===== flow/design.v =====
module fpadd (
    clk, reset, start,
    a, b,
    sum, 
    done
);
    input clk, reset, start;
    input [31:0] a, b;
    output [31:0] sum;
    output done;
    reg sign_a, sign_b, sign_r;
    reg [7:0] exp_a, exp_b, exp_r;
	reg [25:0] mant_a, mant_b;
    reg [25:0] mant_r;
	reg [31:0] sum;  
	reg done;
    reg [23:0] mant_sum;
    parameter IDLE = 3'b000;
    parameter SIGN = 3'b001;
    parameter SHIFT = 3'b010;
    parameter ADD = 3'b011;
	parameter RESSIGN = 3'b100;
    parameter NORM = 3'b101;
    parameter SEARCH = 3'b110;
	parameter FIN = 3'b111;
    reg[2:0] pres_state;
	always @(posedge clk) begin
	    if(reset) begin
			exp_a <= 0; exp_b <= 0; exp_r <= 0;
			mant_a <= 0; mant_b <= 0; mant_r <= 0;
			sign_a <= 0; sign_b <= 0; sign_r <= 0;
			done <= 0; sum <= 0; mant_sum <= 0;
    	end
    	else if(start) begin
	    	sign_a <= a[31];
	    	sign_b <= b[31];
			exp_a <= a[30:23];
			exp_b <= b[30:23];
			mant_a <= {3'b001, a[22:0]};  
			mant_b <= {3'b001, b[22:0]};  
	    	done <= 0;
	    	pres_state <= IDLE;
	    end
	    else begin
	    	case(pres_state)
			IDLE:  
	    	begin
		    	if ((exp_a == 8'b0) && (mant_a[22:0] == 22'b0 && mant_a[23] == 1'b1)) begin
					sum <= {sign_b, exp_b, mant_b[22:0]};
					done <= 1;
					pres_state <= FIN;
		    	end
	    		else if ((exp_b == 8'b0) && (mant_b[22:0] == 22'b0 && mant_b[23] == 1'b1)) begin
					sum <= {sign_a, exp_a, mant_a[22:0]};
					done <= 1;
					pres_state <= FIN;
		    	end
				else if (exp_a == 8'b11111111) begin
					sum <= {sign_a, exp_a, mant_a[22:0]};
					done <= 1;
					pres_state <= FIN;
				end
				else if (exp_b == 8'b11111111) begin
					sum <= {sign_b, exp_b, mant_b[22:0]};
					done <= 1;
					pres_state <= FIN;
				end
				else begin
					pres_state <= SIGN;
				end
			end	
			SIGN:  
			begin
				if (sign_a) begin
					mant_a <= ~mant_a + 1;
				end	
				if (sign_b) begin
					mant_b <= ~mant_b + 1;
				end	
				pres_state <= SHIFT;
			end
			SHIFT:  
			begin
				if(exp_a > exp_b) begin
					mant_b <= {sign_b, mant_b[25:1]};  
					exp_b <= exp_b + 1;
					exp_r <= exp_a;
				end
				else if(exp_a < exp_b) begin
					mant_a <= {sign_a, mant_a[25:1]};  
					exp_a <= exp_a + 1;
					exp_r <= exp_b;
				end
				else
					exp_r <= exp_a;
				pres_state <= (exp_a == exp_b) ? ADD : pres_state;
			end
			ADD:  
			begin
				mant_r <= mant_a + mant_b;
				pres_state <= RESSIGN;
			end
			RESSIGN:  
			begin
				if (mant_r[25] == 1) begin
					sign_r <= 1;
					mant_r <= -mant_r;
				end else begin
					sign_r <= 0;
				end
				pres_state <= NORM;
			end
			NORM:  
			begin
				if (mant_r == 0) begin
					exp_r <= 0;
					pres_state <= FIN;
				end else if ((mant_r[24] == 0) && (mant_r[23] == 1)) begin
					pres_state <= FIN;
				end else if (mant_r[24] == 1) begin
					mant_r <= mant_r >> 1;
					exp_r  <= exp_r + 1;
					pres_state <= FIN;
				end else
					pres_state <= SEARCH;
			end
			SEARCH:  
			begin
				if(mant_r[23] != 1) begin
					mant_r <= mant_r << 1;
					exp_r  <= exp_r - 1;
					pres_state <= SEARCH;
				end else
					pres_state <= FIN;
			end
			FIN:
			begin
				if (!done) begin
					sum <= {sign_r, exp_r, {mant_r[22:0]}};
					done <= 1;
				end
			end
			endcase
	    end
	end
endmodule

===== flow/run.sh =====
#!/bin/bash
# the make line also repeats each setting of config.mk as NAME=value (left out here)
make -C /OpenROAD-flow-scripts/flow DESIGN_CONFIG=/design/flow/config.mk WORK_HOME=/design/flow/orfs CLKGATE_MAP_FILE= finish

===== flow/config.mk =====
export PLATFORM = sky130hd
export DESIGN_NAME = fpadd
export DESIGN_NICKNAME = fpadd
export VERILOG_FILES = /design/flow/design.v
export SDC_FILE = /design/flow/constraint.sdc
export NUM_CORES = 4
export LEC_CHECK = 0
export CAP_MARGIN = 20
export CORE_MARGIN = 2
export CORE_UTILIZATION = 66
export SLEW_MARGIN = 20

===== flow/constraint.sdc =====
create_clock -name core_clock -period 3.52 [get_ports {clk}]
set_input_delay 0.7040 -clock core_clock [delete_from_list [all_inputs] [get_ports {clk}]]
set_output_delay 0.7040 -clock core_clock [all_outputs]
set_load 0.01 [all_outputs]

==> impl_metrics.csv, run 1 <==
group,metric,value,unit
hold_path,min_from,"sum[24]",
final_timing,max_freq,311,MHz
logic_synthesis,synth.distinct_cells,78,
worst_setup_path,rr_startpoint,"mant_b[0]",
power_and_ir_drop,swShare,37.5,%
placed_design,pre_cts_slack,368,ps
global_routing,antenna_found_initial,0,
floorplan,fp_util,66.7,%
worst_setup_path,crit_chain,"inv_1 -> ha_1 -> or3b_2 -> or4_4 -> nor4_4 -> o41ai_1 -> a21oi_2 -> nand2_1 -> buf_4 -> o22ai_1",
logic_synthesis,avgSynthCellArea,7.43,um2
route,dr_total_vias,12156,
logic_synthesis,top_cells_by_count,"dfxtp_1 (145), nand2_1 (129), nor2_1 (125)",
placed_design,placed_cell_area,12000,um2
logic_synthesis,ff_type,"dfxtp_1",
worst_setup_path,crit_end,"sum[16]",
route,drc_errors,0,
logic_synthesis,synthArstFlopShare,0,%
logic_synthesis,area_leaders,"dfxtp_1 (27%), ha_1 (4.8%), a21oi_1 (4.8%), o21ai_0 (4.5%), nand2_1 (4.4%)",
worst_setup_path,r2r_slack,310,ps
clocking,clock_tree.root_cell,"clkbuf_16",
layout,final_core_util,76.6,%
clocking,post_cts_resized,0,
global_routing,grt_max_degree,56,
global_routing,grt.total_usage,40.9,%
power_and_ir_drop,powerSeq,2.01,mW
final_timing,slew_headroom,33.5,%
clocking,cts_tree,"built",
layout,nets,1620,
run,warnings,31,
floorplan,fp.dieArea,17600,um2
logic_synthesis,edf_count,1,
logic_synthesis,synth-simple-area-share,22.6,%
final_timing,finalCritPeriodShare,91.3,%
power_and_ir_drop,maxPowerGroup,"registers",
final_timing,tightest_slew,998,ps
worst_setup_path,end_kind,"register",
worst_setup_path,critPathMaxStageDelay,580,ps
floorplan,coreArea,16400,um2
final_timing,setup_viol,0,
worst_setup_path,arrival,3570,ps
clocking,clkTransAtPathRegs,70,ps
final_timing,grt_setup_unrepaired,"no",
power_and_ir_drop,clk-power,1.85,mW
worst_setup_path,crit_buf_inv,2,
worst_setup_path,r2r_end,"sum[16]",
status,outcome,"complete, no violations",
layout,finalInstanceArea,12600,um2
worst_setup_path,cpLargestDelayFamily,"simple AND/OR/NAND/NOR gates",
placed_design,gp_congestion,1.02,
hold_path,min_to,"sum[24]",
power_and_ir_drop,comb_cell_power,1.80,mW
logic_synthesis,yosysTopAreaCellShare,26.5,%
final_timing,fin_worst_skew,9.87,ps
final_timing,fin_ws,308,ps
clocking,cts_max_level,4,
logic_synthesis,synthAdderAreaFrac,4.99,%
logic_synthesis,synth_flops,146,
worst_setup_path,crit_path_start_kind,"register",
logic_synthesis,mux_share,2.27,%
final_timing,drv_slew,0,
worst_setup_path,required,3880,ps
route,drt_iter0_drc,1916,
worst_setup_path,cp_max_fo,19,
run,cap_violations,0,
power_and_ir_drop,p_per_area,450,nW/um2
worst_setup_path,path_class,"reg2reg",
worst_setup_path,cp.depth,10,
power_and_ir_drop,power_switching,2.13,mW
route,drt-total-wl,36500,um
route,detail_route.wl_per_cell,20.9,um
power_and_ir_drop,p_int,3.54,mW
layout,area_growth,15.0,%
power_and_ir_drop,comb_power_share,31.8,%
clocking,cts_setup_buffers,0,
worst_setup_path,critPathSlowestCell,"or4_4",
logic_synthesis,logic_family,"AND-OR/OR-AND gates",
logic_synthesis,yosys_area,10900,um2
worst_setup_path,rr_worst_depth,10,
floorplan,die-width,133,um
global_routing,grt_pass1_wl,57700,um
global_routing,grt_overflow_total,0,
route,post_drt_via_cell_ratio,6.97,
logic_synthesis,netlist_area,10900,um2
logic_synthesis,syn_inst,1472,
hold_path,hp-class,"reg2reg",
route,ant_nets,0,
floorplan,pin_count,100,
final_timing,fin_tns_setup,0,ps
logic_synthesis,top_area_cell,"dfxtp_1",
clocking,clkLatencyLatePin,450,ps
global_routing,grt_pass1_vias,10878,
route,dr.pass1.iters,9,
floorplan,num_rows,47,
route,antennaDiodeCount,0,
floorplan,fp.dieH,133,um
hold_path,hold_path_depth,2,
placed_design,port_buffers,99,
power_and_ir_drop,leakagePower,4.64,nW
clocking,clockBufferDepth,2,
logic_synthesis,yosys_warnings,1,
placed_design,place.detailed.hpwl,25900,um
logic_synthesis,syn_nets,1582,
clocking,cts_hold_buf,0,
logic_synthesis,aoi_share,32.2,%
power_and_ir_drop,clockPowerShare,32.6,%
worst_setup_path,worstSetupStartpoint,"mant_b[0]",
final_timing,hold_violations,0,
logic_synthesis,ys_seq_share,26.8,%
final_timing,fin_crit,3210,ps
clocking,cts_sinks,146,
power_and_ir_drop,power_frac_seq,35.6,%
logic_synthesis,yosys_cells,1472,
logic_synthesis,most_common_cell,"dfxtp_1",
clocking,cts_buffers,17,
power_and_ir_drop,vdd_drop_max,409,uV
logic_synthesis,xor_share,3.92,%
==> cell type report <==
cell class,instances,area (um2)
clock buffers,19,453
clock inverters,13,125
fillers,1206,3830
inverters,75,282
multi-input cells,1130,7210
flip-flops and latches,146,2940
well taps,220,275
repair buffers,140,1290
==> through the flow <==
stage	hold WS (ps)	std cells	power (mW)
after floorplan	463	1472	3.25
after global placement	459	1711	3.72
after detailed placement	469	1711	3.77
after CTS	481	1743	5.58
after global routing	497	1743	5.90
final	480	1743	5.66
==> metal layers <==
metal  global-route usage, %  part of all wire, %
met1                    57.0                   40
met2                    60.4                   43
met3                    11.6                   14
met4                    14.4                  2.5
met5                       0                    0
==> inputs of run 2 (changes only) <==
Settings changed: ABC_AREA set to 1, CORE_ASPECT_RATIO set to 0.5, CORE_UTILIZATION 66 to 41, CTS_CLUSTER_DIAMETER set to 378, CTS_CLUSTER_SIZE set to 98, PLACE_DENSITY set to 0.35, SETUP_SLACK_MARGIN set to 1.24.
Clock period 3.52 ns to 5.0 ns, I/O delays scaled along.
==> run 2 against run 1 <==
  * Die size up 76%
  * Highest routed layer unchanged
  * Still clean on timing, DRC and antenna
  * Critical endpoint is now mant_a[3]
  * Synthesized cell count up 40%
  * Largest cell class unchanged
  * Clock skew up 1.2 ps
  * Critical path type unchanged
  * Largest power group is now combinational logic
==> impl_metrics.csv, run 2 <==
group,metric,value,unit
status,outcome,"complete, no violations",
layout,finalInstanceArea,13900,um2
global_routing,antenna_found_initial,0,
worst_setup_path,cp.depth,9,
floorplan,pin_count,100,
floorplan,fp.dieH,125,um
final_timing,tightest_slew,939,ps
power_and_ir_drop,clockPowerShare,23.6,%
global_routing,grt_max_degree,65,
run,warnings,31,
logic_synthesis,ff_type,"dfxtp_1",
power_and_ir_drop,power_frac_seq,29.6,%
route,dr.pass1.iters,8,
final_timing,fin_crit,3110,ps
logic_synthesis,mux_share,0,%
power_and_ir_drop,leakagePower,6.32,nW
logic_synthesis,synth-simple-area-share,39.2,%
placed_design,placed_cell_area,13300,um2
placed_design,place.detailed.hpwl,38800,um
global_routing,grt.total_usage,32.4,%
route,post_drt_via_cell_ratio,5.56,
clocking,post_cts_resized,0,
worst_setup_path,cpLargestDelayFamily,"AND-OR/OR-AND gates",
logic_synthesis,yosys_cells,2067,
floorplan,num_rows,44,
power_and_ir_drop,comb_cell_power,2.70,mW
logic_synthesis,synthArstFlopShare,0,%
clocking,clock_tree.root_cell,"clkbuf_16",
final_timing,hold_violations,0,
logic_synthesis,area_leaders,"dfxtp_1 (24%), nand2_1 (17%), nor2_1 (8.5%), nand3_1 (7.9%), inv_1 (6.8%)",
route,top_layer,"met4",
layout,area_growth,14.8,%
worst_setup_path,critPathSlowestCell,"a21oi_2",
power_and_ir_drop,power_switching,2.82,mW
clocking,cts_max_level,4,
route,drt_iter0_drc,1618,
clocking,cts_hold_buf,0,
hold_path,hold_path_depth,2,
worst_setup_path,end_kind,"register",
placed_design,pre_cts_slack,1990,ps
logic_synthesis,avgSynthCellArea,5.85,um2
clocking,cts_setup_buffers,0,
logic_synthesis,synthAdderAreaFrac,4.51,%
worst_setup_path,crit_chain,"inv_1 -> ha_1 -> a21oi_1 -> o21a_1 -> nand2_1 -> a21oi_2 -> buf_4 -> nor2_1 -> a211oi_1",
clocking,cts_tree,"built",
power_and_ir_drop,swShare,49.0,%
clocking,cts_sinks,146,
route,detail_route.wl_per_cell,20.0,um
logic_synthesis,synth_flops,146,
worst_setup_path,cp_max_fo,21,
floorplan,fp.dieArea,31000,um2
global_routing,grt_overflow_total,0,
final_timing,grt_setup_unrepaired,"no",
route,wl_met3,5180,um
final_timing,setup_viol,0,
logic_synthesis,logic_family,"simple AND/OR/NAND/NOR gates",
logic_synthesis,yosys_warnings,1,
hold_path,min_from,"sign_r",
floorplan,coreArea,29000,um2
logic_synthesis,xor_share,2.82,%
final_timing,slew_headroom,37.4,%
global_routing,grt_pass1_vias,12614,
logic_synthesis,synth.distinct_cells,49,
worst_setup_path,r2r_slack,1890,ps
placed_design,gp_congestion,0.989,
floorplan,die-width,247,um
logic_synthesis,ys_seq_share,24.3,%
global_routing,grt_pass1_wl,76000,um
power_and_ir_drop,p_per_area,415,nW/um2
worst_setup_path,rr_startpoint,"exp_b[5]",
worst_setup_path,arrival,3470,ps
worst_setup_path,path_class,"reg2reg",
worst_setup_path,crit_end,"mant_a[3]",
power_and_ir_drop,powerSeq,1.71,mW
floorplan,fp_util,41.7,%
logic_synthesis,top_cells_by_count,"nand2_1 (559), nor2_1 (275), inv_1 (219)",
logic_synthesis,netlist_area,12100,um2
route,m1WireLength,23800,um
clocking,clkLatencyLatePin,460,ps
final_timing,fin_ws,1890,ps
route,dr_total_vias,14023,
final_timing,drv_slew,0,
logic_synthesis,aoi_share,18.7,%
worst_setup_path,critPathMaxStageDelay,910,ps
worst_setup_path,crit_path_start_kind,"register",
final_timing,max_freq,322,MHz
hold_path,hp-class,"reg2reg",
route,drt-total-wl,50500,um
final_timing,finalCritPeriodShare,62.2,%
logic_synthesis,yosysTopAreaCellShare,24.0,%
worst_setup_path,required,5360,ps
logic_synthesis,edf_count,1,
worst_setup_path,worstSetupStartpoint,"exp_b[5]",
power_and_ir_drop,vdd_drop_max,296,uV
placed_design,port_buffers,99,
worst_setup_path,r2r_end,"mant_a[3]",
clocking,clkTransAtPathRegs,70,ps
clocking,cts_buffers,17,
worst_setup_path,rr_worst_depth,9,
logic_synthesis,top_area_cell,"dfxtp_1",
final_timing,fin_worst_skew,11.1,ps
power_and_ir_drop,comb_power_share,46.8,%
route,met2WireLength,20800,um
route,ant_nets,0,
clocking,clockBufferDepth,2,
layout,nets,2227,
final_timing,fin_tns_setup,0,ps
logic_synthesis,most_common_cell,"nand2_1",
power_and_ir_drop,p_int,2.94,mW
hold_path,min_to,"sign_r",
power_and_ir_drop,clk-power,1.36,mW
power_and_ir_drop,maxPowerGroup,"combinational logic",
logic_synthesis,yosys_area,12100,um2
logic_synthesis,syn_inst,2067,
route,drc_errors,0,
worst_setup_path,crit_buf_inv,2,
logic_synthesis,syn_nets,2177,
power_and_ir_drop,power,5.77,mW
run,cap_violations,0,
==> run 2: cell type report <==
cell class,instances,area (um2)
diodes,1,2.50
multi-input cells,1611,7880
repair buffers,115,1130
well taps,391,489
clock buffers,19,454
clock inverters,13,140
inverters,226,850
flip-flops and latches,146,2930
fillers,3193,15100
==> run 2: per-layer routing <==
| metal | global-route usage (%) | up-vias |
|---|---|---|
| met4 | 6.95 | 0 |
| met3 | 8.84 | 51 |
| met5 | 0 | - |
| li1 | - | 6901 |
| met2 | 47.3 | 599 |
| met1 | 47.1 | 6472 |
==> run 2: metrics by stage <==
step	hold slack, ps	utilization [%]	instances
6_report	468	47.8	2522
5_1_grt	521	47.8	2521
4_1_cts	472	47.7	2520
3_5_place_dp	454	45.7	2488
3_3_place_gp	460	45.7	2488
2_1_floorplan	428	-	2067
==> inputs of run 3 (changes only) <==
Settings changed: ABC_AREA 1 to not set, CORE_ASPECT_RATIO 0.5 to not set, CORE_UTILIZATION 41 to 40, CTS_CLUSTER_DIAMETER 378 to not set, CTS_CLUSTER_SIZE 98 to not set, PLACE_DENSITY 0.35 to not set, SETUP_SLACK_MARGIN 1.24 to not set.
Clock period 5.0 ns to 2.06 ns, I/O delays scaled along.
==> run 3 against run 2 <==
  * Combinational power grew 130%
  * Maximum frequency grew 14%
  * Total power grew 120%
  * The layout now fails its checks (setup timing)
  * Highest routed layer unchanged
==> impl_metrics.csv, run 3 <==
group,metric,value,unit
route,post_drt_via_cell_ratio,6.18,
route,drt-total-wl,47800,um
power_and_ir_drop,comb_cell_power,6.13,mW
final_timing,slew_headroom,41.6,%
final_timing,drv_slew,0,
global_routing,grt.total_usage,31.8,%
worst_setup_path,rr_startpoint,"mant_b[6]",
logic_synthesis,aoi_share,32.2,%
worst_setup_path,crit_path_frequent_cell,"or4_4",
power_and_ir_drop,clockPowerShare,26.2,%
floorplan,num_rows,60,
worst_setup_path,cp_max_fo,24,
logic_synthesis,synth.distinct_cells,78,
clocking,clock_tree.root_cell,"clkbuf_16",
logic_synthesis,avgSynthCellArea,7.43,um2
floorplan,fp_util,40.7,%
status,so.violations,"setup timing",
final_timing,fin_ws,-676,ps
worst_setup_path,cpLargestDelayFamily,"simple AND/OR/NAND/NOR gates",
final_timing,finalCritPeriodShare,133,%
worst_setup_path,arrival,3050,ps
global_routing,grt_pass1_vias,12840,
power_and_ir_drop,power_frac_seq,25.7,%
placed_design,port_buffers,99,
worst_setup_path,crit_end,"sum[1]",
worst_setup_path,critPathSlowestCell,"or4_4",
hold_path,min_to,"sum[23]",
worst_setup_path,path_class,"reg2reg",
run,cap_violations,0,
worst_setup_path,required,2380,ps
clocking,cts_max_level,4,
global_routing,grt_pass1_wl,71700,um
logic_synthesis,synth_flops,146,
worst_setup_path,crit_chain,"or4_4 -> or4_4 -> nor4_4 -> buf_4 -> o21bai_4 -> buf_12 -> or3_1 -> o221ai_2 -> o22ai_1",
clocking,cts_hold_buf,0,
final_timing,max_freq,365,MHz
logic_synthesis,top_cells_by_count,"dfxtp_1 (145), nand2_1 (129), nor2_1 (125)",
global_routing,grt_overflow_total,0,
route,antennaDiodeCount,0,
power_and_ir_drop,p_per_area,701,nW/um2
placed_design,pre_cts_slack,-672,ps
worst_setup_path,crit_buf_inv,2,
floorplan,fp.dieArea,28700,um2
worst_setup_path,end_kind,"register",
route,dr.pass1.iters,6,
logic_synthesis,syn_inst,1472,
power_and_ir_drop,comb_power_share,48.1,%
logic_synthesis,top_area_cell,"dfxtp_1",
logic_synthesis,netlist_area,10900,um2
clocking,clkTransAtPathRegs,60,ps
logic_synthesis,logic_family,"AND-OR/OR-AND gates",
power_and_ir_drop,maxPowerGroup,"combinational logic",
clocking,clockBufferDepth,2,
power_and_ir_drop,powerSeq,3.28,mW
route,drc_errors,0,
logic_synthesis,edf_count,1,
layout,nFillCells,2103,
floorplan,die-width,169,um
floorplan,fp.dieH,169,um
logic_synthesis,synth-simple-area-share,22.6,%
logic_synthesis,syn_nets,1582,
final_timing,fin_worst_skew,22.5,ps
clocking,clkLatencyLatePin,440,ps
power_and_ir_drop,power_switching,4.75,mW
route,ant_nets,0,
logic_synthesis,synthAdderAreaFrac,4.99,%
power_and_ir_drop,swShare,37.3,%
logic_synthesis,mux_share,2.27,%
placed_design,place.detailed.hpwl,32400,um
power_and_ir_drop,leakagePower,7.02,nW
global_routing,grt_max_degree,104,
worst_setup_path,rr_worst_depth,9,
worst_setup_path,r2r_end,"sum[1]",
logic_synthesis,yosys_area,10900,um2
logic_synthesis,area_leaders,"dfxtp_1 (27%), ha_1 (4.8%), a21oi_1 (4.8%), o21ai_0 (4.5%), nand2_1 (4.4%)",
power_and_ir_drop,clk-power,3.33,mW
layout,area_growth,66.0,%
status,outcome,"complete, but fails checks",
global_routing,antenna_found_initial,0,
logic_synthesis,ff_type,"dfxtp_1",
final_timing,grt_setup_unrepaired,"yes",
logic_synthesis,synthArstFlopShare,0,%
worst_setup_path,cp.depth,9,
logic_synthesis,xor_share,3.92,%
route,drt_iter0_drc,1302,
logic_synthesis,yosys_warnings,1,
worst_setup_path,critPathMaxStageDelay,590,ps
clocking,cts_sinks,146,
logic_synthesis,most_common_cell,"dfxtp_1",
floorplan,pin_count,100,
logic_synthesis,ys_seq_share,26.8,%
worst_setup_path,worstSetupStartpoint,"mant_b[6]",
logic_synthesis,yosysTopAreaCellShare,26.5,%
final_timing,setup_viol,135,
final_timing,fin_crit,2740,ps
hold_path,hold_path_depth,4,
logic_synthesis,yosys_cells,1472,
clocking,cts_buffers,17,
power_and_ir_drop,vdd_drop_max,516,uV
floorplan,coreArea,26900,um2
power_and_ir_drop,p_int,7.98,mW
placed_design,gp_congestion,0.940,
route,detail_route.wl_per_cell,21.5,um
final_timing,hold_violations,0,
worst_setup_path,crit_path_start_kind,"register",
worst_setup_path,r2r_slack,-680,ps
layout,final_core_util,67.5,%
clocking,cts_tree,"built",
hold_path,hp-class,"in2reg",
final_timing,tightest_slew,876,ps
run,warnings,34,
route,dr_total_vias,13748,
hold_path,min_from,"reset",
layout,nets,1979,
run 3: final cells by class:
type / instances / area, um2 / share of cell area [%]
Clock buffer: 21 / 483 / 2.66
Clock inverter: 11 / 125 / 0.689
Inverter: 75 / 287 / 1.58
Multi-Input combinational cell: 1131 / 9240 / 50.9
Sequential cell: 146 / 3010 / 16.6
Tap cell: 341 / 427 / 2.35
Timing Repair Buffer: 498 / 4580 / 25.2
run 3: through the flow:
| stage | std cells | total power, mW | cell area (um2) | hold slack, ps | TNS [ps] |
|---|---|---|---|---|---|
| 6_report | 2223 | 12.7 | 18200 | 458 | -47880 |
| 2_1_floorplan | 1472 | 5.90 | 11600 | 463 | -28070 |
| 3_5_place_dp | 2127 | 7.80 | 15100 | 469 | -48280 |
| 5_1_grt | 2223 | 13.2 | 18200 | 446 | -58100 |
| 3_3_place_gp | 2127 | 7.74 | 15100 | 466 | -44270 |
| 4_1_cts | 2206 | 12.1 | 17300 | 421 | -39690 |
run 3: layer usage:
metal / share of wire, % / wire length (um) / global-route usage, %
met5: 0 / 0 / 0
met4: 3.3 / 1580 / 11.3
met3: 9.3 / 4440 / 5.76
met2: 45 / 21400 / 49.0
met1: 43 / 20400 / 44.6
run 3: repair_timing:
| item | in CTS | in global routing |
|---|---|---|
| gates cloned | 6 | 2 |
| buffers inserted | 45 | 30 |
| resized | 266 | 175 |
| setup endpoints to repair | 133 | 136 |
| endpoints found under the hold margin | 0 | 0 |
| pin swaps | 165 | 133 |
==> inputs of run 4 (changes only) <==
Settings changed: ABC_AREA set to 1, CORE_ASPECT_RATIO set to 0.5, CORE_MARGIN 2 to 10, CORE_UTILIZATION 40 to 60, CTS_CLUSTER_DIAMETER set to 378, CTS_CLUSTER_SIZE set to 98, PLACE_DENSITY set to 0.35, SETUP_SLACK_MARGIN set to 0.09, TNS_END_PERCENT set to 5.
Clock period 2.06 ns to 5.0 ns, I/O delays scaled along.
==> run 4 against run 3 <==
  * Now clean on timing, DRC and antenna
  * Worst hold slack gained 24 ps
  * Non-clock buffer count is 385 lower
  * Sequential power is 48% lower
  * Synthesized cell count rose by 40%
  * Via count increased by 5.6%
  * Setup slack gained 2600 ps
  * Critical path depth is the same
  * Global-route usage rose by 2.0 points
  * Clock skew decreased by 11 ps
  * Clock-buffer cell count decreased by 2
  * Maximum frequency is 12% lower
  * Total power down 55%
==> impl_metrics.csv, run 4 <==
group,metric,value,unit
floorplan,fp_util,61.6,%
power_and_ir_drop,swShare,48.4,%
global_routing,antenna_found_initial,1,
route,ant_nets,0,
logic_synthesis,syn_inst,2067,
placed_design,port_buffers,99,
route,drt_iter0_drc,2343,
logic_synthesis,top_area_cell,"dfxtp_1",
clocking,clockBufferDepth,2,
layout,nets,2225,
worst_setup_path,critPathSlowestCell,"dfxtp_1",
worst_setup_path,crit_path_frequent_cell,"nor2_1",
worst_setup_path,rr_startpoint,"pres_state[3]",
final_timing,slew_headroom,35.3,%
worst_setup_path,worstSetupStartpoint,"pres_state[3]",
worst_setup_path,cp.depth,9,
logic_synthesis,ys_seq_share,24.3,%
final_timing,fin_worst_skew,11.2,ps
run,cap_violations,0,
logic_synthesis,netlist_area,12100,um2
global_routing,grt_pass1_vias,12994,
logic_synthesis,aoi_share,18.7,%
logic_synthesis,edf_count,1,
worst_setup_path,cpLargestDelayFamily,"simple AND/OR/NAND/NOR gates",
final_timing,max_freq,322,MHz
worst_setup_path,end_kind,"register",
status,outcome,"complete, no violations",
clocking,cts_setup_buffers,0,
worst_setup_path,r2r_slack,1900,ps
global_routing,grt.total_usage,33.8,%
worst_setup_path,crit_buf_inv,1,
route,antennaDiodeCount,0,
clocking,post_cts_resized,0,
power_and_ir_drop,leakagePower,6.30,nW
layout,final_core_util,69.7,%
floorplan,coreArea,19600,um2
floorplan,fp.dieArea,26600,um2
power_and_ir_drop,comb_cell_power,2.66,mW
worst_setup_path,arrival,3460,ps
final_timing,hold_ws,482,ps
logic_synthesis,synthArstFlopShare,0,%
run,warnings,31,
final_timing,hold_violations,0,
clocking,cts_sinks,146,
clocking,clkTransAtPathRegs,70,ps
worst_setup_path,required,5350,ps
layout,nFillCells,1867,
final_timing,fin_tns_setup,0,ps
power_and_ir_drop,p_int,2.93,mW
hold_path,min_to,"sign_r",
placed_design,place.detailed.hpwl,34200,um
clocking,cts_tree,"built",
clocking,clock_tree.root_cell,"clkbuf_16",
power_and_ir_drop,vdd_drop_max,251,uV
final_timing,tightest_slew,964,ps
power_and_ir_drop,clockPowerShare,23.4,%
floorplan,num_rows,36,
clocking,cts_buffers,17,
power_and_ir_drop,clk-power,1.33,mW
hold_path,hold_path_depth,2,
worst_setup_path,rr_worst_depth,9,
logic_synthesis,xor_share,2.82,%
logic_synthesis,logic_family,"simple AND/OR/NAND/NOR gates",
power_and_ir_drop,maxPowerGroup,"combinational logic",
route,dr_total_vias,14522,
worst_setup_path,crit_path_start_kind,"register",
worst_setup_path,crit_chain,"nor2_2 -> nand2_1 -> nor2_1 -> nor2_1 -> nand4_2 -> inv_2 -> nand3b_1 -> nor2_1 -> nor2_1",
logic_synthesis,most_common_cell,"nand2_1",
worst_setup_path,crit_end,"mant_r[14]",
logic_synthesis,yosysTopAreaCellShare,24.0,%
final_timing,setup_viol,0,
logic_synthesis,top_cells_by_count,"nand2_1 (559), nor2_1 (275), inv_1 (219)",
logic_synthesis,yosys_area,12100,um2
logic_synthesis,mux_share,0,%
worst_setup_path,cp_max_fo,24,
hold_path,hp-class,"reg2reg",
placed_design,gp_congestion,1.11,
logic_synthesis,synth-simple-area-share,39.2,%
placed_design,dp_cells,2361,
floorplan,die-width,221,um
route,detail_route.wl_per_cell,19.1,um
final_timing,fin_crit,3100,ps
logic_synthesis,synthAdderAreaFrac,4.51,%
route,drt-total-wl,45800,um
logic_synthesis,avgSynthCellArea,5.85,um2
power_and_ir_drop,power_switching,2.75,mW
power_and_ir_drop,comb_power_share,46.9,%
logic_synthesis,syn_nets,2177,
layout,area_growth,13.2,%
route,post_drt_via_cell_ratio,6.07,
global_routing,grt_pass1_wl,71100,um
power_and_ir_drop,power,5.68,mW
power_and_ir_drop,power_frac_seq,29.8,%
logic_synthesis,synth_flops,146,
logic_synthesis,yosys_cells,2067,
logic_synthesis,yosys_warnings,1,
worst_setup_path,r2r_end,"mant_r[14]",
logic_synthesis,ff_type,"dfxtp_1",
logic_synthesis,area_leaders,"dfxtp_1 (24%), nand2_1 (17%), nor2_1 (8.5%), nand3_1 (7.9%), inv_1 (6.8%)",
clocking,cts_max_level,4,
floorplan,pin_count,100,
final_timing,grt_setup_unrepaired,"no",
layout,stdcell_count,2393,
clocking,clkLatencyLatePin,460,ps
power_and_ir_drop,powerSeq,1.69,mW
hold_path,min_from,"sign_r",
clocking,cts_hold_buf,0,
logic_synthesis,synth.distinct_cells,49,
route,drc_errors,0,
final_timing,drv_slew,0,
global_routing,grt_max_degree,79,
worst_setup_path,critPathMaxStageDelay,660,ps
floorplan,fp.dieH,120,um
final_timing,finalCritPeriodShare,62.1,%
power_and_ir_drop,p_per_area,415,nW/um2
global_routing,grt_overflow_total,0,
route,dr.pass1.iters,7,
worst_setup_path,path_class,"reg2reg",
==> run 4: metal layers <==
layer	GRT usage [%]	share of wire, %	vias to the layer above
met1	46.3	42	6518
li1	-	-	6886
met5	0	0	-
met2	48.5	40	971
met4	12.3	3.4	0
met3	11.0	15	147
==> run 4: metrics by stage <==
step	worst slack [ps]	cell area, um2
2_1_floorplan	2740	12100
3_3_place_gp	1790	13100
3_5_place_dp	1750	13100
4_1_cts	2080	13700
5_1_grt	1730	13700
6_report	1900	13700
==> run 4: area by class of cell <==
class	count	area (um2)	share of cell area [%]
Multi-Input combinational cell	1611	7880	57.6
Sequential cell	146	2930	21.4
Timing Repair Buffer	113	1110	8.12
Inverter	226	850	6.21
Clock buffer	19	454	3.32
Tap cell	266	333	2.43
Clock inverter	12	124	0.905
==> inputs of run 5 (changes only) <==
Settings changed: ABC_AREA 1 to not set, CORE_ASPECT_RATIO 0.5 to not set, CORE_MARGIN 10 to 2, CORE_UTILIZATION 60 to 68, CTS_CLUSTER_DIAMETER 378 to not set, CTS_CLUSTER_SIZE 98 to 37, PLACE_DENSITY 0.35 to not set, SETUP_SLACK_MARGIN 0.09 to not set, TNS_END_PERCENT 5 to not set.
Clock period 5.0 ns to 2.72 ns, I/O delays scaled along.
==> run 5 against run 4 <==
  * Now fails the layout checks on setup timing
  * First-iteration DRC count up 3.2%
  * Sequential share of layout area down 0.26 points
  * Critical path depth up 2
  * Maximum frequency up 6.8%
  * Critical endpoint is now sum[31]
==> impl_metrics.csv, run 5 <==
group,metric,value,unit
status,outcome,"complete, but fails checks",
status,so.violations,"setup timing",
global_routing,antenna_found_initial,0,
global_routing,grt.total_usage,44.8,%
hold_path,hold_path_depth,2,
route,drc_errors,0,
route,drt-total-wl,42100,um
worst_setup_path,critPathMaxStageDelay,580,ps
clocking,clockBufferDepth,2,
placed_design,pre_cts_slack,-25.8,ps
route,top_layer,"met4",
worst_setup_path,cp_max_fo,8,
logic_synthesis,logic_family,"AND-OR/OR-AND gates",
global_routing,grt_pass1_vias,11574,
logic_synthesis,mux_share,2.27,%
worst_setup_path,critPathSlowestCell,"or4_4",
final_timing,fin_ws,-188,ps
power_and_ir_drop,clockPowerShare,31.8,%
clocking,clkTransAtPathRegs,70,ps
route,antennaDiodeCount,0,
final_timing,hold_violations,0,
floorplan,fp.dieArea,17100,um2
power_and_ir_drop,vdd_drop_max,511,uV
layout,finalInstanceArea,13900,um2
route,ant_nets,0,
floorplan,fp.dieH,131,um
power_and_ir_drop,comb_cell_power,2.94,mW
layout,comb_area,7550,um2
worst_setup_path,r2r_end,"sum[31]",
worst_setup_path,path_class,"reg2reg",
clocking,cts_max_level,4,
logic_synthesis,synth.distinct_cells,78,
power_and_ir_drop,leakagePower,5.30,nW
final_timing,max_freq,344,MHz
placed_design,place.detailed.hpwl,27700,um
layout,flop_area,2940,um2
route,dr.pass1.iters,8,
power_and_ir_drop,p_per_area,578,nW/um2
layout,stdcell_count,1846,
floorplan,die-width,131,um
worst_setup_path,crit_chain,"inv_2 -> ha_4 -> or3b_4 -> or4_4 -> nor4_4 -> buf_4 -> o21bai_4 -> buf_6 -> or3_1 -> o221ai_1 -> o22ai_2",
placed_design,dp_cells,1801,
clocking,cts_sinks,146,
final_timing,slew_headroom,33.7,%
route,drt_iter0_drc,2417,
logic_synthesis,syn_nets,1582,
floorplan,num_rows,46,
placed_design,gp_congestion,1.02,
run,cap_violations,0,
worst_setup_path,worstSetupStartpoint,"mant_b[1]",
logic_synthesis,yosysTopAreaCellShare,26.5,%
clocking,clkLatencyLatePin,440,ps
logic_synthesis,avgSynthCellArea,7.43,um2
layout,nFillCells,847,
final_timing,finalCritPeriodShare,107,%
logic_synthesis,most_common_cell,"dfxtp_1",
layout,nets,1727,
run,warnings,34,
logic_synthesis,synthArstFlopShare,0,%
route,met2WireLength,17800,um
route,detail_route.wl_per_cell,22.8,um
worst_setup_path,arrival,3220,ps
power_and_ir_drop,maxPowerGroup,"combinational logic",
logic_synthesis,netlist_area,10900,um2
power_and_ir_drop,comb_power_share,36.6,%
worst_setup_path,crit_path_start_kind,"register",
clocking,cts_buffers,17,
logic_synthesis,aoi_share,32.2,%
global_routing,grt_overflow_total,0,
worst_setup_path,crit_end,"sum[31]",
layout,area_growth,27.1,%
logic_synthesis,synthAdderAreaFrac,4.99,%
logic_synthesis,synth-simple-area-share,22.6,%
logic_synthesis,yosys_area,10900,um2
logic_synthesis,ys_seq_share,26.8,%
logic_synthesis,xor_share,3.92,%
final_timing,fin_worst_skew,8.68,ps
worst_setup_path,required,3040,ps
floorplan,coreArea,15800,um2
logic_synthesis,yosys_warnings,1,
clocking,clock_tree.root_cell,"clkbuf_16",
power_and_ir_drop,p_int,5.09,mW
clocking,cts_tree,"built",
worst_setup_path,end_kind,"register",
hold_path,min_from,"sum[4]",
logic_synthesis,ff_type,"dfxtp_1",
power_and_ir_drop,power_frac_seq,31.6,%
floorplan,fp_util,69.1,%
worst_setup_path,rr_startpoint,"mant_b[1]",
worst_setup_path,r2r_slack,-190,ps
final_timing,setup_viol,34,
power_and_ir_drop,power_switching,2.94,mW
power_and_ir_drop,clk-power,2.55,mW
logic_synthesis,top_cells_by_count,"dfxtp_1 (145), nand2_1 (129), nor2_1 (125)",
logic_synthesis,edf_count,1,
final_timing,grt_setup_unrepaired,"yes",
final_timing,tightest_slew,995,ps
logic_synthesis,yosys_cells,1472,
final_timing,fin_tns_setup,-4370,ps
logic_synthesis,syn_inst,1472,
hold_path,min_to,"sum[4]",
route,wl_met3,6460,um
logic_synthesis,synth_flops,146,
worst_setup_path,cpLargestDelayFamily,"simple AND/OR/NAND/NOR gates",
logic_synthesis,top_area_cell,"dfxtp_1",
worst_setup_path,cp.depth,11,
route,post_drt_via_cell_ratio,7.27,
placed_design,placed_cell_area,12800,um2
worst_setup_path,crit_buf_inv,3,
final_timing,drv_slew,0,
floorplan,pin_count,100,
route,m1WireLength,15200,um
global_routing,grt_max_degree,64,
global_routing,grt_pass1_wl,59800,um
power_and_ir_drop,powerSeq,2.54,mW
placed_design,port_buffers,99,
worst_setup_path,rr_worst_depth,11,
route,dr_total_vias,13415,
power_and_ir_drop,swShare,36.6,%
final_timing,fin_crit,2910,ps
logic_synthesis,area_leaders,"dfxtp_1 (27%), ha_1 (4.8%), a21oi_1 (4.8%), o21ai_0 (4.5%), nand2_1 (4.4%)",
hold_path,hp-class,"reg2reg",
run 5: layout make-up:
cell class / instances / area share, %
clock buffer: 20 / 3.44
clock inverter: 12 / 1.10
inverter: 75 / 2.03
timing repair buffer: 247 / 16.0
multi-input combinational: 1130 / 54.3
tap: 216 / 1.94
sequential: 146 / 21.2
run 5: metal layers:
layer  global-route usage (%)  vias up
met5                        0        -
li1                         -     5829
met2                     66.5     1245
met1                     60.4     6060
met4                     21.6        0
met3                     12.0      281
run 5: what timing repair did:
item	4_1_cts	5_1_grt
hold buffers	0	0
endpoints found under the setup margin	20	57
setup buffers	0	8
gates resized	4	75
pin swaps	0	24
gates cloned	0	5
run 5: through the flow:
step / hold WS, ps / power, mW / utilization (%)
4_1_cts: 472 / 7.71 / 84.9
6_report: 472 / 8.03 / 87.8
3_3_place_gp: 460 / 5.09 / 80.8
2_1_floorplan: 463 / 4.21 / -
3_5_place_dp: 462 / 5.18 / 80.8
5_1_grt: 510 / 8.26 / 87.8
==> inputs of run 6 (changes only) <==
Settings changed: ABC_AREA set to 1, CAP_MARGIN 20 to 40, CORE_UTILIZATION 68 to 72, CTS_CLUSTER_DIAMETER set to 366, CTS_CLUSTER_SIZE 37 to 20, GPL_ROUTABILITY_DRIVEN set to 1, HOLD_SLACK_MARGIN set to 0.27, PLACE_DENSITY_LB_ADDON set to 0.26, SETUP_SLACK_MARGIN set to -0.18, TNS_END_PERCENT set to 70.
Clock period 2.72 ns to 2.58 ns, I/O delays scaled along.
==> run 6 against run 5 <==
  * The layout still fails its checks (setup timing)
  * Combinational power increased by 91%
  * Clock-buffer cell count decreased by 2
  * Total power rose by 40%
  * Via count up 19%
  * Register-to-register slack about the same
  * Critical endpoint is now sum[24]
  * First-iteration DRC count increased by 37%
  * Largest cell class unchanged
  * Clock skew up 1.4 ps
  * Synthesized area grew 11%
  * Core utilization fell by 3.6 points
  * Setup slack worse by 10 ps
  * Maximum frequency rose by 4.7%
  * Global-route usage rose by 6.0 points
==> impl_metrics.csv, run 6 <==
group,metric,value,unit
status,outcome,"complete, but fails checks",
status,so.violations,"setup timing",
layout,area_growth,15.2,%
power_and_ir_drop,leakagePower,6.48,nW
final_timing,tightest_slew,934,ps
final_timing,drv_slew,0,
clocking,clock_tree.root_cell,"clkbuf_16",
layout,nets,2258,
power_and_ir_drop,power_switching,5.55,mW
logic_synthesis,syn_nets,2177,
worst_setup_path,cp_max_fo,13,
logic_synthesis,yosys_cells,2067,
final_timing,fin_worst_skew,10.1,ps
route,drt-total-wl,45900,um
final_timing,fin_crit,2780,ps
logic_synthesis,netlist_area,12100,um2
logic_synthesis,aoi_share,18.7,%
logic_synthesis,mux_share,0,%
route,post_drt_via_cell_ratio,6.69,
route,ant_nets,0,
worst_setup_path,worstSetupStartpoint,"exp_a[0]",
logic_synthesis,syn_inst,2067,
final_timing,hold_violations,0,
global_routing,antenna_found_initial,0,
clocking,cts_sinks,146,
placed_design,gp_congestion,1.12,
floorplan,pin_count,100,
layout,nFillCells,1103,
route,detail_route.wl_per_cell,19.3,um
final_timing,max_freq,360,MHz
worst_setup_path,arrival,3130,ps
power_and_ir_drop,clockPowerShare,21.6,%
route,antennaDiodeCount,0,
placed_design,port_buffers,99,
power_and_ir_drop,comb_power_share,49.8,%
worst_setup_path,crit_chain,"inv_1 -> ha_1 -> nand4_1 -> nor2_1 -> nand4_2 -> nand2_2 -> buf_4 -> nand2_1 -> nand3_1 -> nand2_1 -> nor2_1 -> nor2_1",
logic_synthesis,ys_seq_share,24.3,%
logic_synthesis,synth-simple-area-share,39.2,%
worst_setup_path,crit_path_frequent_cell,"nor2_1",
hold_path,min_to,"sum[14]",
logic_synthesis,yosysTopAreaCellShare,24.0,%
worst_setup_path,cpLargestDelayFamily,"simple AND/OR/NAND/NOR gates",
logic_synthesis,yosys_warnings,1,
route,dr_total_vias,15929,
final_timing,fin_ws,-198,ps
floorplan,coreArea,16500,um2
power_and_ir_drop,vdd_drop_max,603,uV
logic_synthesis,most_common_cell,"nand2_1",
logic_synthesis,top_cells_by_count,"nand2_1 (559), nor2_1 (275), inv_1 (219)",
layout,final_core_util,84.3,%
power_and_ir_drop,p_per_area,808,nW/um2
global_routing,grt_overflow_total,0,
logic_synthesis,avgSynthCellArea,5.85,um2
final_timing,slew_headroom,37.2,%
final_timing,finalCritPeriodShare,108,%
route,wl_met3,7740,um
clocking,clkTransAtPathRegs,70,ps
logic_synthesis,yosys_area,12100,um2
power_and_ir_drop,maxPowerGroup,"combinational logic",
logic_synthesis,synthAdderAreaFrac,4.51,%
floorplan,num_rows,47,
run,cap_violations,0,
logic_synthesis,logic_family,"simple AND/OR/NAND/NOR gates",
logic_synthesis,edf_count,1,
clocking,clockBufferDepth,2,
global_routing,grt_pass1_wl,72400,um
worst_setup_path,rr_worst_depth,12,
worst_setup_path,r2r_end,"sum[24]",
logic_synthesis,synthArstFlopShare,0,%
floorplan,fp_util,73.2,%
worst_setup_path,crit_end,"sum[24]",
worst_setup_path,cp.depth,12,
hold_path,min_from,"sum[14]",
final_timing,setup_viol,30,
route,drc_errors,0,
worst_setup_path,crit_path_start_kind,"register",
worst_setup_path,required,2930,ps
worst_setup_path,r2r_slack,-200,ps
hold_path,hp-class,"reg2reg",
worst_setup_path,end_kind,"register",
global_routing,grt_pass1_vias,14266,
logic_synthesis,xor_share,2.82,%
logic_synthesis,area_leaders,"dfxtp_1 (24%), nand2_1 (17%), nor2_1 (8.5%), nand3_1 (7.9%), inv_1 (6.8%)",
route,dr.pass1.iters,20,
logic_synthesis,synth_flops,146,
power_and_ir_drop,p_int,5.71,mW
final_timing,hold_ws,515,ps
power_and_ir_drop,powerSeq,3.22,mW
power_and_ir_drop,power_frac_seq,28.6,%
worst_setup_path,critPathSlowestCell,"nor2_1",
run,warnings,29,
clocking,cts_tree,"built",
global_routing,grt.total_usage,50.8,%
clocking,cts_max_level,4,
route,top_layer,"met4",
global_routing,grt_max_degree,65,
floorplan,fp.dieH,134,um
worst_setup_path,path_class,"reg2reg",
route,drt_iter0_drc,3300,
clocking,clkLatencyLatePin,450,ps
placed_design,place.detailed.hpwl,32400,um
route,met2WireLength,18500,um
logic_synthesis,synth.distinct_cells,49,
power_and_ir_drop,swShare,49.3,%
floorplan,die-width,134,um
route,m1WireLength,15600,um
worst_setup_path,crit_buf_inv,2,
logic_synthesis,ff_type,"dfxtp_1",
power_and_ir_drop,clk-power,2.43,mW
floorplan,fp.dieArea,17800,um2
logic_synthesis,top_area_cell,"dfxtp_1",
clocking,cts_buffers,17,
worst_setup_path,critPathMaxStageDelay,570,ps
clocking,cts_hold_buf,0,
hold_path,hold_path_depth,4,
power_and_ir_drop,comb_cell_power,5.61,mW
worst_setup_path,rr_startpoint,"exp_a[0]",
## run 6: final cells by class
cell class                      instances  area (um2)  area share (%)
Multi-Input combinational cell       1611        7880            56.6
Timing Repair Buffer                  146        1430            10.2
Clock buffer                           18         439            3.15
Clock inverter                         14         118           0.845
Sequential cell                       146        2930            21.1
Tap cell                              220         275            1.98
Inverter                              226         852            6.12
## run 6: stage by stage
| stage | power, mW | setup TNS, ps | cell area (um2) | instances | setup WS, ps |
|---|---|---|---|---|---|
| global route | 11.7 | -3520 | 13900 | 2381 | -244 |
| floorplan | 6.65 | 0 | 12100 | 2067 | 622 |
| finish | 11.3 | -2240 | 13900 | 2381 | -198 |
| CTS | 10.7 | 0 | 13900 | 2378 | 40.9 |
| global placement | 8.12 | 0 | 13300 | 2345 | 103 |
| detailed placement | 8.30 | 0 | 13300 | 2346 | 74.8 |
## run 6: per-layer routing
metal  global-route usage, %  up-vias
li1                        -     6955
met1                    63.3     6864
met2                    75.8     1626
met3                    17.7      484
met4                    30.0        0
met5                       0        -
## run 6: repair_timing
item	in CTS	in global routing
setup endpoints to repair	0	3
resized	0	2
hold endpoints to repair	0	0
setup buffers	0	3
==> inputs of run 7 (changes only) <==
Settings changed: CELL_PAD_IN_SITES_DETAIL_PLACEMENT set to 2, CORE_MARGIN 2 to 5, CORE_UTILIZATION 72 to 40, CTS_CLUSTER_DIAMETER 366 to 121, CTS_CLUSTER_SIZE 20 to not set, GPL_ROUTABILITY_DRIVEN 1 to 0, HOLD_SLACK_MARGIN 0.27 to not set, MAX_ROUTING_LAYER set to met4, PLACE_DENSITY_LB_ADDON 0.26 to not set, SETUP_SLACK_MARGIN -0.18 to not set, TNS_END_PERCENT 70 to not set.
Clock period 2.58 ns to 2.69 ns, I/O delays scaled along.
==> run 7 against run 6 <==
  * The flow now stops in detailed placement (3_5_place_dp)
  * Synthesized area is the same
  * Synthesized cell count is the same
  * Die size grew 89%
==> impl_metrics.csv, run 7 <==
group,metric,value,unit
status,outcome,"stopped before the end",
status,failing_step,"detailed placement (3_5_place_dp)",
status,stop_error,"[ERROR DPL-0033] detailed placement checks failed during check placement.",
logic_synthesis,synth-simple-area-share,39.2,%
logic_synthesis,yosys_warnings,1,
floorplan,coreArea,29700,um2
logic_synthesis,ys_seq_share,24.3,%
logic_synthesis,mux_share,0,%
logic_synthesis,logic_family,"simple AND/OR/NAND/NOR gates",
floorplan,pin_count,100,
logic_synthesis,avgSynthCellArea,5.85,um2
placed_design,port_buffers,99,
logic_synthesis,yosysTopAreaCellShare,24.0,%
logic_synthesis,synthAdderAreaFrac,4.51,%
logic_synthesis,most_common_cell,"nand2_1",
logic_synthesis,syn_inst,2067,
logic_synthesis,ff_type,"dfxtp_1",
logic_synthesis,syn_nets,2177,
logic_synthesis,aoi_share,18.7,%
floorplan,die-width,184,um
logic_synthesis,synthArstFlopShare,0,%
logic_synthesis,yosys_cells,2067,
logic_synthesis,edf_count,1,
logic_synthesis,synth_flops,146,
logic_synthesis,synth.distinct_cells,49,
logic_synthesis,xor_share,2.82,%
logic_synthesis,yosys_area,12100,um2
logic_synthesis,top_cells_by_count,"nand2_1 (559), nor2_1 (275), inv_1 (219)",
floorplan,num_rows,63,
floorplan,fp.dieH,184,um
logic_synthesis,area_leaders,"dfxtp_1 (24%), nand2_1 (17%), nor2_1 (8.5%), nand3_1 (7.9%), inv_1 (6.8%)",
floorplan,fp_util,40.7,%
logic_synthesis,top_area_cell,"dfxtp_1",
floorplan,fp.dieArea,33800,um2
logic_synthesis,netlist_area,12100,um2
==> inputs of run 8 (changes only) <==
Settings changed: ABC_AREA 1 to 0, CAP_MARGIN 40 to 20, CELL_PAD_IN_SITES_DETAIL_PLACEMENT 2 to not set, CORE_MARGIN 5 to 2, CORE_UTILIZATION 40 to 70, CTS_CLUSTER_DIAMETER 121 to not set, CTS_CLUSTER_SIZE set to 32, GPL_ROUTABILITY_DRIVEN 0 to not set, HOLD_SLACK_MARGIN set to 0.29, MAX_ROUTING_LAYER met4 to not set.
Clock period 2.69 ns to 2.51 ns, I/O delays scaled along.
==> run 8 against run 7 <==
  * The flow stops in global routing (5_1_grt)
  * Synthesized cell count fell by 29%
  * Die size down 51%
  * Synthesized area shrank 9.6%
==> impl_metrics.csv, run 8 <==
group,metric,value,unit
global_routing,grt_overflow_total,263,
global_routing,grt.total_usage,90.0,%
logic_synthesis,synth.distinct_cells,78,
status,outcome,"stopped before the end",
clocking,clockBufferDepth,2,
logic_synthesis,yosysTopAreaCellShare,26.5,%
logic_synthesis,synth-simple-area-share,22.6,%
logic_synthesis,logic_family,"AND-OR/OR-AND gates",
logic_synthesis,aoi_share,32.2,%
floorplan,fp.dieArea,16600,um2
logic_synthesis,netlist_area,10900,um2
logic_synthesis,synth_flops,146,
logic_synthesis,ff_type,"dfxtp_1",
clocking,cts_buffers,17,
placed_design,place.detailed.hpwl,29200,um
placed_design,port_buffers,99,
logic_synthesis,synthArstFlopShare,0,%
clocking,clock_tree.root_cell,"clkbuf_16",
placed_design,placed_cell_area,13400,um2
logic_synthesis,edf_count,1,
logic_synthesis,synthAdderAreaFrac,4.99,%
floorplan,fp_util,71.7,%
logic_synthesis,area_leaders,"dfxtp_1 (27%), ha_1 (4.8%), a21oi_1 (4.8%), o21ai_0 (4.5%), nand2_1 (4.4%)",
logic_synthesis,yosys_warnings,1,
logic_synthesis,top_cells_by_count,"dfxtp_1 (145), nand2_1 (129), nor2_1 (125)",
logic_synthesis,yosys_area,10900,um2
logic_synthesis,ys_seq_share,26.8,%
clocking,cts_max_level,4,
logic_synthesis,syn_nets,1582,
clocking,cts_sinks,146,
logic_synthesis,most_common_cell,"dfxtp_1",
logic_synthesis,yosys_cells,1472,
floorplan,fp.dieH,129,um
floorplan,pin_count,100,
logic_synthesis,avgSynthCellArea,7.43,um2
placed_design,gp_congestion,1.04,
logic_synthesis,syn_inst,1472,
floorplan,coreArea,15300,um2
logic_synthesis,mux_share,2.27,%
logic_synthesis,top_area_cell,"dfxtp_1",
floorplan,die-width,129,um
clocking,cts_hold_buf,0,
placed_design,pre_cts_slack,-181,ps
status,stop_error,"[ERROR GRT-0232] Routing congestion too high. Check the congestion heatmap in the GUI.",
floorplan,num_rows,45,
status,failing_step,"global routing (5_1_grt)",
logic_synthesis,xor_share,3.92,%
## run 8: timing repair
item,in CTS
setup buffers,11
resized,84
cloned,1
pin swaps,30
endpoints found under the setup margin,79
## run 8: stage by stage
| step | util, % | hold slack, ps | std cells | power [mW] | setup TNS [ps] |
|---|---|---|---|---|---|
| after floorplan | - | 463 | 1472 | 4.57 | -6170 |
| after global placement | 87.6 | 460 | 1868 | 5.66 | -2150 |
| after detailed placement | 87.6 | 466 | 1868 | 5.79 | -5370 |
| after CTS | 94.3 | 473 | 1911 | 8.65 | -6170 |
## run 8: routing by layer
layer | overflow | track usage [%]
met1 | 6 | 88.8
met2 | 143 | 102
met3 | 11 | 78.0
met4 | 103 | 96.2
met5 | 0 | 47.9
==> inputs of run 9 (changes only) <==
Settings changed: ABC_AREA 0 to not set, CORE_UTILIZATION 70 to 72, CTS_CLUSTER_DIAMETER set to 317, CTS_CLUSTER_SIZE 32 to 77, HOLD_SLACK_MARGIN 0.29 to not set, PLACE_DENSITY set to 0.67, SETUP_SLACK_MARGIN set to 1.19.
Clock period 2.51 ns to 4.08 ns, I/O delays scaled along.
==> run 9 against run 8 <==
  * Now clean on timing, DRC and antenna
  * Die size decreased by 2.7%
  * Synthesized cell count unchanged
  * Synthesized area unchanged
==> impl_metrics.csv, run 9 <==
group,metric,value,unit
logic_synthesis,top_area_cell,"dfxtp_1",
placed_design,gp_congestion,0.990,
logic_synthesis,area_leaders,"dfxtp_1 (27%), ha_1 (4.8%), a21oi_1 (4.8%), o21ai_0 (4.5%), nand2_1 (4.4%)",
logic_synthesis,most_common_cell,"dfxtp_1",
route,drt-total-wl,42600,um
final_timing,setup_viol,0,
clocking,clkLatencyLatePin,450,ps
logic_synthesis,yosys_warnings,1,
worst_setup_path,required,4430,ps
worst_setup_path,r2r_end,"sum[17]",
final_timing,finalCritPeriodShare,74.7,%
global_routing,grt_pass1_wl,58500,um
logic_synthesis,yosys_cells,1472,
hold_path,min_from,"sum[4]",
worst_setup_path,r2r_slack,1030,ps
power_and_ir_drop,comb_cell_power,1.72,mW
clocking,cts_tree,"built",
logic_synthesis,syn_inst,1472,
power_and_ir_drop,clk-power,1.67,mW
logic_synthesis,logic_family,"AND-OR/OR-AND gates",
route,drc_errors,0,
worst_setup_path,crit_path_start_kind,"register",
power_and_ir_drop,vdd_drop_max,524,uV
final_timing,tightest_slew,1040,ps
logic_synthesis,mux_share,2.27,%
global_routing,grt.total_usage,45.3,%
worst_setup_path,crit_buf_inv,3,
route,antennaDiodeCount,0,
power_and_ir_drop,power_frac_seq,34.6,%
route,dr_total_vias,13418,
worst_setup_path,critPathSlowestCell,"or4_4",
layout,nets,1635,
floorplan,fp_util,72.7,%
power_and_ir_drop,leakagePower,4.86,nW
power_and_ir_drop,power_switching,1.97,mW
worst_setup_path,worstSetupStartpoint,"mant_b[1]",
global_routing,grt_max_degree,60,
clocking,clock_tree.root_cell,"clkbuf_16",
global_routing,antenna_found_initial,0,
logic_synthesis,avgSynthCellArea,7.43,um2
route,ant_nets,0,
floorplan,pin_count,100,
clocking,clkTransAtPathRegs,60,ps
hold_path,hp-class,"reg2reg",
worst_setup_path,cp_max_fo,6,
hold_path,hold_path_depth,2,
final_timing,drv_slew,0,
floorplan,die-width,127,um
layout,area_growth,21.6,%
worst_setup_path,rr_worst_depth,11,
clocking,cts_hold_buf,0,
route,drt_iter0_drc,3055,
route,post_drt_via_cell_ratio,7.77,
worst_setup_path,cp.depth,11,
clocking,clockBufferDepth,2,
run,cap_violations,0,
logic_synthesis,aoi_share,32.2,%
worst_setup_path,path_class,"reg2reg",
worst_setup_path,arrival,3400,ps
hold_path,min_to,"sum[4]",
logic_synthesis,ff_type,"dfxtp_1",
logic_synthesis,synth-simple-area-share,22.6,%
logic_synthesis,netlist_area,10900,um2
logic_synthesis,ys_seq_share,26.8,%
logic_synthesis,synth_flops,146,
clocking,cts_sinks,146,
logic_synthesis,edf_count,1,
final_timing,fin_ws,1030,ps
final_timing,fin_crit,3050,ps
logic_synthesis,yosysTopAreaCellShare,26.5,%
layout,nFillCells,791,
final_timing,slew_headroom,30.1,%
floorplan,num_rows,45,
logic_synthesis,syn_nets,1582,
worst_setup_path,crit_end,"sum[17]",
clocking,cts_buffers,17,
placed_design,port_buffers,99,
final_timing,fin_worst_skew,17.4,ps
final_timing,hold_violations,0,
power_and_ir_drop,maxPowerGroup,"registers",
final_timing,grt_setup_unrepaired,"yes",
placed_design,pre_cts_slack,852,ps
power_and_ir_drop,clockPowerShare,32.2,%
floorplan,fp.dieArea,16200,um2
status,outcome,"complete, no violations",
power_and_ir_drop,p_per_area,390,nW/um2
route,detail_route.wl_per_cell,24.7,um
logic_synthesis,synthAdderAreaFrac,4.99,%
worst_setup_path,crit_chain,"inv_4 -> ha_4 -> or3b_4 -> or4_4 -> nor4_4 -> buf_4 -> o41ai_4 -> a21oi_2 -> nand2_4 -> clkbuf_16 -> o22ai_2",
power_and_ir_drop,p_int,3.21,mW
power_and_ir_drop,powerSeq,1.79,mW
placed_design,place.detailed.hpwl,24800,um
logic_synthesis,synth.distinct_cells,78,
worst_setup_path,cpLargestDelayFamily,"simple AND/OR/NAND/NOR gates",
power_and_ir_drop,swShare,37.9,%
run,warnings,33,
worst_setup_path,rr_startpoint,"mant_b[1]",
power_and_ir_drop,comb_power_share,33.3,%
logic_synthesis,top_cells_by_count,"dfxtp_1 (145), nand2_1 (129), nor2_1 (125)",
worst_setup_path,end_kind,"register",
global_routing,grt_pass1_vias,11155,
final_timing,max_freq,328,MHz
logic_synthesis,xor_share,3.92,%
global_routing,grt_overflow_total,0,
final_timing,fin_tns_setup,0,ps
logic_synthesis,yosys_area,10900,um2
route,dr.pass1.iters,10,
logic_synthesis,synthArstFlopShare,0,%
clocking,cts_max_level,4,
floorplan,coreArea,15000,um2
floorplan,fp.dieH,127,um
worst_setup_path,critPathMaxStageDelay,540,ps
-- run 9: cell type report --
| cell class | count | area (um2) | share of cell area, % |
|---|---|---|---|
| Multi-Input combinational cell | 1133 | 7680 | 57.8 |
| Inverter | 75 | 284 | 2.14 |
| Clock inverter | 13 | 159 | 1.20 |
| Clock buffer | 19 | 443 | 3.33 |
| Timing Repair Buffer | 152 | 1540 | 11.5 |
| Sequential cell | 146 | 2960 | 22.3 |
| Tap cell | 188 | 235 | 1.77 |
-- run 9: what timing repair did --
item / 4_1_cts / 5_1_grt
resized: 38 / 84
pin swaps: 4 / 8
setup endpoints to repair: 82 / 99
buffers inserted: 7 / 16
gates cloned: 4 / 6
-- run 9: metal layers --
metal / up-vias / share of wire [%] / GRT usage (%)
li1: 5656 / - / -
met1: 6018 / 35 / 61.5
met2: 1394 / 42 / 67.3
met3: 350 / 15 / 12.5
met4: 0 / 7.5 / 20.4
met5: - / 0 / 0
-- run 9: stage by stage --
stage	hold WS [ps]	std cells	util [%]	instance area, um2	power (mW)
detailed placement	466	1661	78.6	11800	3.21
CTS	472	1704	84.7	12700	4.87
global route	505	1726	88.4	13300	5.33
global placement	469	1661	78.6	11800	3.16
finish	499	1726	88.4	13300	5.18
floorplan	463	1472	-	10900	2.80
==> inputs of run 10 (changes only) <==
Settings changed: ABC_AREA set to 1, CAP_MARGIN 20 to 40, CELL_PAD_IN_SITES_DETAIL_PLACEMENT set to 2, CORE_MARGIN 2 to 5, CORE_UTILIZATION 72 to 40, CTS_CLUSTER_DIAMETER 317 to 123, CTS_CLUSTER_SIZE 77 to not set, GPL_ROUTABILITY_DRIVEN set to 0, GPL_TIMING_DRIVEN set to 0, MAX_ROUTING_LAYER set to met5, PLACE_DENSITY 0.67 to not set, SETUP_SLACK_MARGIN 1.19 to 0.25.
Clock period 4.08 ns to 4.55 ns, I/O delays scaled along.
==> run 10 against run 9 <==
  * The run now fails in detailed placement (3_5_place_dp)
  * Synthesized area grew 11%
  * Die size up 110%
  * Synthesized cell count up 40%
==> impl_metrics.csv, run 10 <==
group,metric,value,unit
status,outcome,"stopped before the end",
status,failing_step,"detailed placement (3_5_place_dp)",
status,stop_error,"[ERROR DPL-0033] detailed placement checks failed during check placement.",
logic_synthesis,synth_flops,146,
logic_synthesis,synthAdderAreaFrac,4.51,%
floorplan,pin_count,100,
logic_synthesis,synthArstFlopShare,0,%
logic_synthesis,area_leaders,"dfxtp_1 (24%), nand2_1 (17%), nor2_1 (8.5%), nand3_1 (7.9%), inv_1 (6.8%)",
logic_synthesis,syn_inst,2067,
logic_synthesis,synth.distinct_cells,49,
logic_synthesis,xor_share,2.82,%
placed_design,port_buffers,99,
floorplan,num_rows,63,
logic_synthesis,netlist_area,12100,um2
logic_synthesis,avgSynthCellArea,5.85,um2
logic_synthesis,yosys_warnings,1,
logic_synthesis,synth-simple-area-share,39.2,%
floorplan,fp_util,40.7,%
logic_synthesis,top_cells_by_count,"nand2_1 (559), nor2_1 (275), inv_1 (219)",
floorplan,fp.dieH,184,um
logic_synthesis,ff_type,"dfxtp_1",
logic_synthesis,mux_share,0,%
logic_synthesis,top_area_cell,"dfxtp_1",
logic_synthesis,edf_count,1,
logic_synthesis,aoi_share,18.7,%
logic_synthesis,most_common_cell,"nand2_1",
logic_synthesis,yosysTopAreaCellShare,24.0,%
logic_synthesis,syn_nets,2177,
logic_synthesis,ys_seq_share,24.3,%
floorplan,fp.dieArea,33800,um2
floorplan,die-width,184,um
logic_synthesis,logic_family,"simple AND/OR/NAND/NOR gates",
logic_synthesis,yosys_cells,2067,
logic_synthesis,yosys_area,12100,um2
floorplan,coreArea,29700,um2
run 10: per-stage QoR:
stage | setup WS (ps) | power (mW)
global placement | 1220 | 4.81
floorplan | 2380 | 3.77
==> inputs of run 11 (changes only) <==
Settings changed: ABC_AREA 1 to 0, CAP_MARGIN 40 to 5, CELL_PAD_IN_SITES_DETAIL_PLACEMENT 2 to not set, CORE_MARGIN 5 to 2, CORE_UTILIZATION 40 to 66, CTS_CLUSTER_DIAMETER 123 to 96, CTS_CLUSTER_SIZE set to 20, GPL_ROUTABILITY_DRIVEN 0 to 1, GPL_TIMING_DRIVEN 0 to not set, MAX_ROUTING_LAYER met5 to met4, PLACE_DENSITY_LB_ADDON set to 0.22, SETUP_SLACK_MARGIN 0.25 to not set, TNS_END_PERCENT set to 5.
Clock period 4.55 ns to 2.5 ns, I/O delays scaled along.
==> run 11 against run 10 <==
  * The layout now fails its checks (setup timing)
  * Synthesized area decreased by 9.6%
  * Die size down 48%
  * Synthesized cell count shrank 29%
==> impl_metrics.csv, run 11 <==
group,metric,value,unit
status,outcome,"complete, but fails checks",
status,so.violations,"setup timing",
logic_synthesis,avgSynthCellArea,7.43,um2
logic_synthesis,syn_nets,1582,
power_and_ir_drop,p_per_area,623,nW/um2
global_routing,antenna_found_initial,0,
final_timing,setup_viol,56,
clocking,cts_tree,"built",
worst_setup_path,critPathMaxStageDelay,550,ps
worst_setup_path,path_class,"reg2reg",
worst_setup_path,crit_end,"sum[14]",
route,detail_route.wl_per_cell,22.4,um
logic_synthesis,edf_count,1,
route,drc_errors,0,
logic_synthesis,synthArstFlopShare,0,%
logic_synthesis,synth.distinct_cells,78,
worst_setup_path,r2r_slack,-270,ps
route,post_drt_via_cell_ratio,7.21,
logic_synthesis,synth-simple-area-share,22.6,%
logic_synthesis,synth_flops,146,
logic_synthesis,top_area_cell,"dfxtp_1",
power_and_ir_drop,maxPowerGroup,"combinational logic",
logic_synthesis,netlist_area,10900,um2
floorplan,coreArea,16400,um2
logic_synthesis,aoi_share,32.2,%
floorplan,pin_count,100,
final_timing,finalCritPeriodShare,111,%
floorplan,fp.dieArea,17600,um2
clocking,clkLatencyLatePin,440,ps
logic_synthesis,area_leaders,"dfxtp_1 (27%), ha_1 (4.8%), a21oi_1 (4.8%), o21ai_0 (4.5%), nand2_1 (4.4%)",
worst_setup_path,crit_chain,"inv_1 -> ha_1 -> or3b_4 -> or4_4 -> nor4_4 -> buf_4 -> o41ai_4 -> a211o_1 -> nand2_2 -> buf_12 -> o22ai_1",
logic_synthesis,ys_seq_share,26.8,%
floorplan,num_rows,47,
worst_setup_path,critPathSlowestCell,"or4_4",
run,warnings,32,
hold_path,hold_path_depth,2,
worst_setup_path,end_kind,"register",
final_timing,fin_worst_skew,8.75,ps
placed_design,gp_congestion,1.03,
floorplan,fp_util,66.7,%
power_and_ir_drop,comb_power_share,38.7,%
logic_synthesis,ff_type,"dfxtp_1",
clocking,cts_max_level,4,
global_routing,grt_pass1_vias,12174,
floorplan,die-width,133,um
run,cap_violations,0,
logic_synthesis,most_common_cell,"dfxtp_1",
final_timing,grt_setup_unrepaired,"yes",
logic_synthesis,synthAdderAreaFrac,4.99,%
final_timing,slew_headroom,34.9,%
worst_setup_path,r2r_end,"sum[14]",
floorplan,fp.dieH,133,um
logic_synthesis,yosys_area,10900,um2
clocking,cts_hold_buf,0,
logic_synthesis,top_cells_by_count,"dfxtp_1 (145), nand2_1 (129), nor2_1 (125)",
logic_synthesis,yosys_warnings,1,
global_routing,grt_pass1_wl,63800,um
final_timing,drv_slew,0,
worst_setup_path,required,2800,ps
logic_synthesis,xor_share,3.92,%
route,dr.pass1.iters,12,
logic_synthesis,mux_share,2.27,%
logic_synthesis,yosysTopAreaCellShare,26.5,%
logic_synthesis,logic_family,"AND-OR/OR-AND gates",
placed_design,port_buffers,99,
logic_synthesis,syn_inst,1472,
worst_setup_path,arrival,3070,ps
logic_synthesis,yosys_cells,1472,
power_and_ir_drop,power_switching,3.27,mW
final_timing,fin_ws,-267,ps
power_and_ir_drop,power_frac_seq,30.3,%
[run 11: layout make-up]
type                    count  area (um2)  share of cell area (%)
flip-flops and latches    146        2950                    20.5
multi-input cells        1130        7580                    52.6
inverters                  75         282                    1.96
repair buffers            312        2690                    18.7
well taps                 220         275                    1.91
clock buffers              18         439                    3.05
clock inverters            14         186                    1.29
[run 11: metrics by stage]
stage / std cells / util (%) / cell area [um2]
6_report: 1915 / 87.8 / 14400
5_1_grt: 1915 / 87.8 / 14400
4_1_cts: 1913 / 85.8 / 14100
3_5_place_dp: 1881 / 81.6 / 13400
3_3_place_gp: 1881 / 81.6 / 13400
2_1_floorplan: 1472 / - / 10900
[run 11: timing repair]
action	4_1_cts	5_1_grt
cloned	0	0
setup buffers	0	2
pin swaps	4	4
gates resized	22	69
endpoints found under the setup margin	63	94
[run 11: per-layer routing]
layer	global-route usage [%]	vias to the layer above	routed length [um]
met4	18.9	0	2440
li1	-	5965	-
met3	8.70	287	6510
met1	62.0	6310	15800
met2	69.6	1244	18200
met5	-	-	0
Power is estimated from default activity; no workload was simulated.
